==> inputs of build 38 <==
==> flow/design.v (excerpt) <==
module mp2 #(
    parameter CLK_FREQ = 12000000,
    parameter INTERVAL = CLK_FREQ / 360
)(
    input logic clk,
    input logic rst,
    output logic RGB_R,
    output logic RGB_G,
    output logic RGB_B
);
==> flow/config.mk <==
export PLATFORM = sky130hd
export DESIGN_NAME = mp2
export DESIGN_NICKNAME = mp2
export VERILOG_FILES = /design/flow/design.v
export SDC_FILE = /design/flow/constraint.sdc
export NUM_CORES = 4
export LEC_CHECK = 0
export CAP_MARGIN = 15
export CELL_PAD_IN_SITES_DETAIL_PLACEMENT = 0
export CELL_PAD_IN_SITES_GLOBAL_PLACEMENT = 1
export CORE_MARGIN = 6
export CORE_UTILIZATION = 40
export CTS_CLUSTER_DIAMETER = 72
export GPL_ROUTABILITY_DRIVEN = 1
export GPL_TIMING_DRIVEN = 1
export HOLD_SLACK_MARGIN = 0.2
export MAX_ROUTING_LAYER = met5
export MIN_ROUTING_LAYER = met2
export PLACE_DENSITY = 0.57
export SLEW_MARGIN = 20
export TNS_END_PERCENT = 40
==> flow/constraint.sdc <==
create_clock -name core_clock -period 30.0 [get_ports {clk}]
set_input_delay 6.0000 -clock core_clock [delete_from_list [all_inputs] [get_ports {clk}]]
set_output_delay 6.0000 -clock core_clock [all_outputs]
set_load 0.01 [all_outputs]
run.sh (not shown) runs the stock make flow with config.mk's settings and CLKGATE_MAP_FILE=.
==> build 85 (differences from build 38) <==
CELL_PAD_IN_SITES_GLOBAL_PLACEMENT = unset   (was 1)
CORE_MARGIN = 2   (was 6)
CTS_CLUSTER_DIAMETER = unset   (was 72)
GPL_TIMING_DRIVEN = 0   (was 1)
HOLD_SLACK_MARGIN = unset   (was 0.2)
MAX_ROUTING_LAYER = unset   (was met5)
PLACE_DENSITY = unset   (was 0.57)
PLACE_DENSITY_LB_ADDON = 0.09   (was unset)
SLEW_MARGIN = 5   (was 20)
TNS_END_PERCENT = unset   (was 40)
==> results.ini <==
[sta]
tightest_slew_ns=1.141

[critical_path]
cp_slowest_stage_delay_ns=0.91

[final_layout]
synthToLayoutAreaGrowth_pct=5.557

[outcome]
status=timing/DRC/antenna clean

[clock_tree]
clock_latency_ns=0.29

[floorplanning]
die_y_um=224.6

the above is filed under build 38

==> results.ini <==
[final_layout]
synthToLayoutAreaGrowth_pct=6.083

[route]
drcViolationCount=3

[outcome]
status=failed layout checks
so.violations=DRC

[clock_tree]
clock_latency_ns=0.30

the above is filed under build 85



==> run a: inputs <==
==> flow/design.v <==
module mp2 #(
    parameter CLK_FREQ = 12000000,
    parameter INTERVAL = CLK_FREQ / 360
)(
    input logic clk,
    input logic rst,
    output logic RGB_R,
    output logic RGB_G,
    output logic RGB_B
);
    logic [31:0] counter;
    logic [8:0] hue;
    logic [7:0] pwm_r, pwm_g, pwm_b;
    logic [7:0] pwm_counter;
    always_ff @(posedge clk) begin
        if (rst) begin
            counter <= 0;
            hue <= 0;
        end
        else if (counter >= INTERVAL)
        begin
            counter <= 0;
            hue <= (hue >= 359) ? 0 : hue + 1;
        end
        else
        begin
            counter <= counter + 1;
        end
    end
    always_comb begin
        pwm_r = (hue < 60) ? 255 :
                (hue < 120) ? (255 * (120 - hue) / 60) :
                (hue < 180) ? 0 :
                (hue < 240) ? 0 :
                (hue < 300) ? (255 * (hue - 240) / 60) :
                255;
        pwm_g = (hue < 60) ? (255 * (hue - 0) / 60) :
                (hue < 180) ? 255 :
                (hue < 240) ? (255 * (240 - hue) / 60) :
                0;
        pwm_b = (hue < 120) ? 0 :
                (hue < 180) ? (255 * (hue - 120) / 60) :
                (hue < 300) ? 255 :
                (hue < 360) ? (255 * (360 - hue) / 60) :
                0;
    end
    always_ff @(posedge clk) begin
        if (rst) pwm_counter <= 0;
        else pwm_counter <= pwm_counter + 1;
    end
    assign {RGB_R, RGB_G, RGB_B} = {pwm_counter < pwm_r, pwm_counter < pwm_g, pwm_counter < pwm_b};
endmodule
==> flow/run.sh <==
#!/bin/bash
# the make line also repeats each setting of config.mk as NAME=value (left out here)
make -C /OpenROAD-flow-scripts/flow DESIGN_CONFIG=/design/flow/config.mk WORK_HOME=/design/flow/orfs CLKGATE_MAP_FILE= finish
==> flow/config.mk <==
export PLATFORM = sky130hd
export DESIGN_NAME = mp2
export DESIGN_NICKNAME = mp2
export VERILOG_FILES = /design/flow/design.v
export SDC_FILE = /design/flow/constraint.sdc
export NUM_CORES = 4
export LEC_CHECK = 0
export CAP_MARGIN = 15
export CORE_MARGIN = 2
export CORE_UTILIZATION = 68
export CTS_CLUSTER_DIAMETER = 234
export CTS_CLUSTER_SIZE = 58
export MAX_ROUTING_LAYER = met4
export SLEW_MARGIN = 20
==> flow/constraint.sdc <==
create_clock -name core_clock -period 28.2 [get_ports {clk}]
set_input_delay 5.6400 -clock core_clock [delete_from_list [all_inputs] [get_ports {clk}]]
set_output_delay 5.6400 -clock core_clock [all_outputs]
set_load 0.01 [all_outputs]
==> run b: changes against run a <==
Settings changed: ABC_AREA set to 0, CORE_UTILIZATION 68 to 70, CTS_CLUSTER_DIAMETER 234 to 233, CTS_CLUSTER_SIZE 58 to 35, MAX_ROUTING_LAYER met4 to not set, MIN_ROUTING_LAYER set to met1, SETUP_SLACK_MARGIN set to -0.91, TNS_END_PERCENT set to 85.
==> flow/constraint.sdc (replaced) <==
create_clock -name core_clock -period 12.8 [get_ports {clk}]
set_input_delay 2.5600 -clock core_clock [delete_from_list [all_inputs] [get_ports {clk}]]
set_output_delay 2.5600 -clock core_clock [all_outputs]
set_load 0.01 [all_outputs]
==> run c: changes against run a <==
Settings changed: ABC_AREA set to 1, CAP_MARGIN 15 to 20, CORE_UTILIZATION 68 to 72, CTS_CLUSTER_DIAMETER 234 to not set, HOLD_SLACK_MARGIN set to 0.28, MAX_ROUTING_LAYER met4 to not set, PLACE_DENSITY set to 0.73, SETUP_SLACK_MARGIN set to 4.56, TNS_END_PERCENT set to 5.
==> flow/constraint.sdc (replaced) <==
create_clock -name core_clock -period 16.1 [get_ports {clk}]
set_input_delay 3.2200 -clock core_clock [delete_from_list [all_inputs] [get_ports {clk}]]
set_output_delay 3.2200 -clock core_clock [all_outputs]
set_load 0.01 [all_outputs]
==> flow_summary.yaml <==
# yosys + openroad results
global_route:
  met3_usage_pct: 79.8
  overflow: 793
  use_met2_pct: 107
outcome:
  stop_error: "[ERROR GRT-0116] Global routing finished with congestion. Check the congestion regions in the DRC Viewer."
  stop_stage: "global routing"
  outcome: "aborted with a tool error"
synthesis:
  synthCells: 2207
  top_cells_by_count: "inv_1 (422), ha_1 (243), fa_1 (227)"
  ys_sh_simple_pct: 12.7
  syn_area_um2: 18100
floorplanning:
  die_h_um: 165
  dieWidth_um: 165
placement:
  postPlaceCellArea_um2: 23000
The numbers above come from run b.

==> flow_summary.yaml <==
# synthesis and place-and-route metrics
outcome:
  outcome: "timing/DRC/antenna clean"
floorplanning:
  die_h_um: 164
global_route:
  grtUsageTotal_pct: 46.5
  use_met2_pct: 77.0
  overflow: 0
power_and_ir_drop:
  p_total_w: 0.00259
  pwr-share-clk_pct: 4.1
  power_frac_comb_pct: 91.0
synthesis:
  topCombFamilyByArea: "adder cells"
  ys_sh_simple_pct: 23.4
  synthCells: 2605
  syn_area_um2: 18400
clock_network:
  ctsHoldBuffers: 0
route:
  wirelength_um: 68300
finish:
  fin_nets: 3214
  inverters: 630
setup_path:
  required_ns: 12.88
The numbers above come from run c.

==> flow_summary.yaml <==
# synthesis and place-and-route metrics
synthesis:
  syn_area_um2: 18100
  synthCells: 2207
  ys_sh_simple_pct: 12.7
route:
  wirelength_um: 50700
placement:
  port-buffer-count: 4
global_route:
  overflow: 0
  met3_usage_pct: 5.39
  use_met2_pct: 59.7
floorplanning:
  die_h_um: 167
  dieWidth_um: 167
outcome:
  outcome: "timing/DRC/antenna clean"
The numbers above come from run a.



==> inputs of branch indigo <==
// mp2: RTL as listed in full above, without the edits since
clock: 30.0 ns
lec_check: 0
abc_area: 1
cap_margin: 20
core_margin: 2
core_utilization: 35
cts_cluster_diameter: 319
cts_cluster_size: 100
slew_margin: 20
tns_end_percent: 70
==> inputs of branch fjord, as changes to branch indigo <==
--- a/flow/config.mk
+++ b/flow/config.mk
@@ -5,11 +5,14 @@
 export SDC_FILE = /design/flow/constraint.sdc
 export NUM_CORES = 4
 export LEC_CHECK = 0
-export ABC_AREA = 1
+export ABC_AREA = 0
 export CAP_MARGIN = 20
+export CELL_PAD_IN_SITES_GLOBAL_PLACEMENT = 3
 export CORE_MARGIN = 2
 export CORE_UTILIZATION = 35
 export CTS_CLUSTER_DIAMETER = 319
 export CTS_CLUSTER_SIZE = 100
+export PLACE_DENSITY = 0.46
+export SETUP_SLACK_MARGIN = 5.0
 export SLEW_MARGIN = 20
-export TNS_END_PERCENT = 70
+export TNS_END_PERCENT = 10
==> inputs of branch umber, as changes to branch indigo <==
--- a/flow/config.mk
+++ b/flow/config.mk
@@ -8,8 +8,8 @@
 export ABC_AREA = 1
 export CAP_MARGIN = 20
 export CORE_MARGIN = 2
-export CORE_UTILIZATION = 35
-export CTS_CLUSTER_DIAMETER = 319
+export CORE_UTILIZATION = 72
 export CTS_CLUSTER_SIZE = 100
+export SETUP_SLACK_MARGIN = -1.2
 export SLEW_MARGIN = 20
-export TNS_END_PERCENT = 70
+export TNS_END_PERCENT = 10
==> flow/constraint.sdc (replaced) <==
create_clock -name core_clock -period 12.7 [get_ports {clk}]
set_input_delay 2.5400 -clock core_clock [delete_from_list [all_inputs] [get_ports {clk}]]
set_output_delay 2.5400 -clock core_clock [all_outputs]
set_load 0.01 [all_outputs]
==> notes <==
Branch umber did not get past 5_1_grt with GRT-0232. Branch fjord produced a clean layout. Branch indigo finished with timing, DRC and antenna clean.
In branch indigo the clock skew is lower than in branch fjord, by 0.011 ns.
Against branch fjord, the synthesized area of branch indigo is higher by about 1.6%.
Against branch indigo, the final area of branch fjord is lower by 1.0%.
Non-clock buffer count: branch indigo is lower than branch fjord (16).
In branch indigo the cell count is larger than in branch fjord, by about 14%.
==> figures <==
item                                                                    branch indigo         branch fjord            branch umber
Clock latency (worst-skew pair)                                               0.29 ns              0.31 ns                       -
Leading power group                                               combinational cells  combinational cells                       -
Power in the clock group                                                    0.0551 mW            0.0627 mW                       -
Area share of the leading cell type in the synthesized netlist                  24.7%                25.1%                   24.7%
Final weighted congestion of routability-driven global placement                0.960                0.864                    1.07
Worst Path Buf+Inv                                                                 10                    7                       -
Total wire length after detailed routing                                      51.1 mm              60.6 mm                       -
Post-synthesis instance total                                                    2605                 2207                    2605
Placed inst area                                                            19300 um2            19000 um2               22000 um2
Result of the run                                            timing/DRC/antenna clean  timing/DRC/antenna clean  stopped before the end
Last stage reached                                                                  -                    -                 5_1_grt
Core region area                                                            51600 um2            51200 um2               25100 um2
Violation count after the first detailed-routing iteration                       1027                  792                       -
No activity file was given, so power comes from the tool's default toggle rates.
